==> inputs of run a <==
Design riscv_core, start of the top module:
module riscv_core(
    input           sys_clk         ,
    input           sys_rst_n       ,
    output  reg     led_test        ,
    output          iram_cs         ,
    output  [11:0]  iram_addr       ,
    input   [31:0]  iram_rdata      ,
    output          dram_cs         ,
    output  [3:0]   dram_we         ,
    output  [11:0]  dram_addr       ,
    output  [31:0]  dram_wdata      ,
    input   [31:0]  dram_rdata      
);
clock: 10.0 ns
lec_check: 0
cap_margin: 35
cell_pad_in_sites_detail_placement: 1
cell_pad_in_sites_global_placement: 1
core_margin: 2
core_utilization: 30
gpl_routability_driven: 1
gpl_timing_driven: 0
hold_slack_margin: -0.1
max_routing_layer: met4
place_density: 0.45
setup_slack_margin: -0.11
slew_margin: 15
run.sh (not shown) runs the stock make flow with config.mk's settings and CLKGATE_MAP_FILE=.
==> inputs of run b, as changes to run a <==
Settings changed: CAP_MARGIN 35 to 20, CELL_PAD_IN_SITES_DETAIL_PLACEMENT 1 to 0, CORE_UTILIZATION 30 to 52, CTS_CLUSTER_SIZE from default to 20, GPL_TIMING_DRIVEN 0 to default, HOLD_SLACK_MARGIN -0.1 to default, MAX_ROUTING_LAYER met4 to default, SETUP_SLACK_MARGIN -0.11 to 1.32, SLEW_MARGIN 15 to 20.
==> flow/constraint.sdc (replaced) <==
create_clock -name core_clock -period 4.95 [get_ports {sys_clk}]
set_input_delay 0.9900 -clock core_clock [delete_from_list [all_inputs] [get_ports {sys_clk}]]
set_output_delay 0.9900 -clock core_clock [all_outputs]
set_load 0.01 [all_outputs]
==> qor summary <==
| quantity | run a | run b |
|---|---|---|
| Startpoint of the lowest-slack register-to-register path | u_ex_mem.reg_wb_addr_line_out[3] | u_mem_wb.reg_wb_addr_line_out[0] |
| Fraction of power spent switching nets | 38.4% | 36.5% |
| Max Clock Skew | 0.0694 ns | 0.0511 ns |
| Worst-path cell with the longest stage delay | sky130_fd_sc_hd__o21a_1 | sky130_fd_sc_hd__or4_1 |
| Biggest fanout along the worst timing path | 10 | 8 |
| Post-place instance area | 86,800 um2 | 89,200 um2 |
| # resized after CTS | 0 | 657 |
| Total GRT Usage | 54.1% | 58.1% |
| Clock share of power | 37.0% | 31.4% |
| P_int | 11.3 mW | 23.2 mW |
| PnR worst setup slack | 0.995 ns | -0.231 ns |
| Net total in the final layout | 9,149 | 9,368 |
| Setup Fix Bufs, Post-CTS | 0 | 108 |
| Data arrival, critical path | 9.55 ns | 5.85 ns |
| Result of the run | no timing/DRC/antenna violations | finished with violations |
| Layout check failures | - | setup timing |
| Number of stages on the worst setup path | 19 | 23 |
| Worst slack after detailed placement | 0.327 ns | -1.36 ns |
| Multi-input combinational cell area | 37,400 um2 | 42,100 um2 |
| Router iterations before antenna repair | 11 | 17 |
| Average wire length per cell after detail routing | 53.8 um | 38.9 um |
| Clk latency late pin | 0.89 ns | 0.85 ns |
| Combinational group power | 4.80 mW | 11.4 mW |
| Number of cell instances on the worst register-to-register path | 19 | 23 |
| Sequential power | 6.79 mW | 13.6 mW |

========
==> build 57: inputs <==
Starting RTL as in the previous note.
make LEC_CHECK=0 CAP_MARGIN=20 CELL_PAD_IN_SITES_DETAIL_PLACEMENT=1 CELL_PAD_IN_SITES_GLOBAL_PLACEMENT=1 CORE_MARGIN=2 CORE_UTILIZATION=30 GPL_ROUTABILITY_DRIVEN=1 PLACE_DENSITY=0.45 SETUP_SLACK_MARGIN=1.44 SLEW_MARGIN=20 finish   # period 7.76 ns
==> trial 62: changes against build 57 <==
- CORE_UTILIZATION: 30 -> 18
- SETUP_SLACK_MARGIN: 1.44 -> unset
==> trial 31: changes against build 57 <==
- CAP_MARGIN: 20 -> 10
- CELL_PAD_IN_SITES_DETAIL_PLACEMENT: 1 -> 0
- CELL_PAD_IN_SITES_GLOBAL_PLACEMENT: 1 -> 0
- CORE_UTILIZATION: 30 -> 72
- MIN_ROUTING_LAYER: unset -> met1
- PLACE_DENSITY: 0.45 -> unset
- SETUP_SLACK_MARGIN: 1.44 -> 1.94
- TNS_END_PERCENT: unset -> 15
==> flow/constraint.sdc (replaced) <==
create_clock -name core_clock -period 9.87 [get_ports {sys_clk}]
set_input_delay 1.9740 -clock core_clock [delete_from_list [all_inputs] [get_ports {sys_clk}]]
set_output_delay 1.9740 -clock core_clock [all_outputs]
set_load 0.01 [all_outputs]
==> results <==
| metric | trial 31 | trial 62 | build 57 |
|---|---|---|---|
| Outcome | stopped before the end | no timing/DRC/antenna violations | no timing/DRC/antenna violations |
| Failing step | 5_1_grt | - | - |
| Sw Ratio | - | 37.23% | 36.45% |
| Highest layer used for signal routing | - | met5 | met5 |
| Fin. max-slew vios | - | 0 | 0 |
| Critical Path RT | - | 6.21 ns | 8.47 ns |
| Hold Fails Final Rpt | - | 0 | 0 |
| Number of standard-cell rows in the floorplan | 117 | 235 | 182 |
| Launch instance of the worst register-to-register path | - | u_mem_wb.reg_wb_addr_line_out[2] | u_mem_wb.reg_wb_addr_line_out[4] |
| Setup_tns | - | 0 ns | 0 ns |
| Number of buffers inserted during clock tree synthesis | 137 | 168 | 167 |
| Worst setup slack after placement | 1.899 ns | 0.1760 ns | 0.1584 ns |
| Routed metal-1 wire length | - | 214.7 mm | 202.3 mm |
| Width of the die | 324.4 um | 644.8 um | 500.4 um |
| Per-cell via count in the routed design | - | 5.478 | 6.454 |
| Portion of total power attributed to combinational logic | - | 24.2% | 23.9% |
| Registers | - | 1332 | 1332 |

========
==> pepper <==
riscv_core again, from the RTL that the note above started with.
// riscv_core
module riscv_core(
    input           sys_clk         ,
    input           sys_rst_n       ,
    output  reg     led_test        ,
    output          iram_cs         ,
    output  [11:0]  iram_addr       ,
    input   [31:0]  iram_rdata      ,
    output          dram_cs         ,
    output  [3:0]   dram_we         ,
    output  [11:0]  dram_addr       ,
    output  [31:0]  dram_wdata      ,
    input   [31:0]  dram_rdata      
);
make LEC_CHECK=0 ABC_AREA=1 CAP_MARGIN=20 CELL_PAD_IN_SITES_DETAIL_PLACEMENT=0 CELL_PAD_IN_SITES_GLOBAL_PLACEMENT=0 CORE_ASPECT_RATIO=0.5 CORE_MARGIN=2 CORE_UTILIZATION=72 CTS_CLUSTER_DIAMETER=400 CTS_CLUSTER_SIZE=94 GPL_ROUTABILITY_DRIVEN=1 PLACE_DENSITY=0.35 SETUP_SLACK_MARGIN=1.03 SLEW_MARGIN=20 finish   # period 3.48 ns
==> inputs of lagoon, as changes to pepper <==
- ABC_AREA: 1 -> unset
- CAP_MARGIN: 20 -> 5
- CELL_PAD_IN_SITES_DETAIL_PLACEMENT: 0 -> 2
- CORE_ASPECT_RATIO: 0.5 -> 0.64
- CORE_UTILIZATION: 72 -> 61
- CTS_CLUSTER_DIAMETER: 400 -> unset
- CTS_CLUSTER_SIZE: 94 -> unset
- MAX_ROUTING_LAYER: unset -> met4
- MIN_ROUTING_LAYER: unset -> met1
- PLACE_DENSITY: 0.35 -> unset
- PLACE_DENSITY_LB_ADDON: unset -> 0.08
- SETUP_SLACK_MARGIN: 1.03 -> unset
- TNS_END_PERCENT: unset -> 25
==> flow/constraint.sdc (replaced) <==
create_clock -name core_clock -period 5.59 [get_ports {sys_clk}]
set_input_delay 1.1180 -clock core_clock [delete_from_list [all_inputs] [get_ports {sys_clk}]]
set_output_delay 1.1180 -clock core_clock [all_outputs]
set_load 0.01 [all_outputs]
==> notes <==
- pepper stopped in global routing with GRT-0116. lagoon ended with an error in detailed placement.
- Of pepper and lagoon, pepper has the higher synthesized cell count (gap about 28%, measured against lagoon).
- Synthesized area: lagoon is smaller than pepper (about 5%).
- Between lagoon and pepper, the lower die size is in pepper (gap 12%, measured against pepper).
==> figures <==
| quantity | pepper | lagoon |
|---|---|---|
| Die Footprint | 111000 µm² | 124000 µm² |
| Placeable core region | 107000 µm² | 121000 µm² |
| Post-Synthesis Cells | 10500 | 8199 |
| Die outline width | 469 µm | 439 µm |
| Post-synth area from yosys stat | 77800 µm² | 73900 µm² |
| Area share of the leading cell type in the synthesized netlist | 42.8% | 45.1% |
| Vert. Die Dim | 237 µm | 282 µm |
| Standard-cell row count | 85 | 102 |
| Yosys adder share | 2.70% | 2.84% |
| Post-synth design cell area | 77800 µm² | 73900 µm² |
| FP Core Util | 72.5% | 61.3% |
| XOR-XNOR Cells, Area Fraction | 1.13% | 1.56% |
| Synth Area in Simple Gates | 22.6% | 13.3% |
| Fraction of the mapped netlist area in compound gates | 20.0% | 28.9% |
| Final weighted congestion of routability-driven global placement | 1.29 | 1.22 |
| Syn_nets | 10700 | 8431 |
| Synthesized area divided by synthesized cell count | 7.41 µm² | 9.02 µm² |
| Multiplexer area fraction after synthesis | 0% | 3.53% |
| Share of synthesized area occupied by flip-flops and latches | 42.8% | 45.1% |
| Library cell with the highest instance count after synthesis | sky130_fd_sc_hd__nand2_1 | sky130_fd_sc_hd__dfrtp_1 |
| Number of distinct library cells after synthesis | 67 | 91 |
| Outcome | aborted with a tool error | aborted with a tool error |
| Stage where the flow stopped | global routing | detailed placement |
| Cells in synth_stat.txt | 10500 | 8199 |
No activity file was given, so power comes from the tool's default toggle rates.
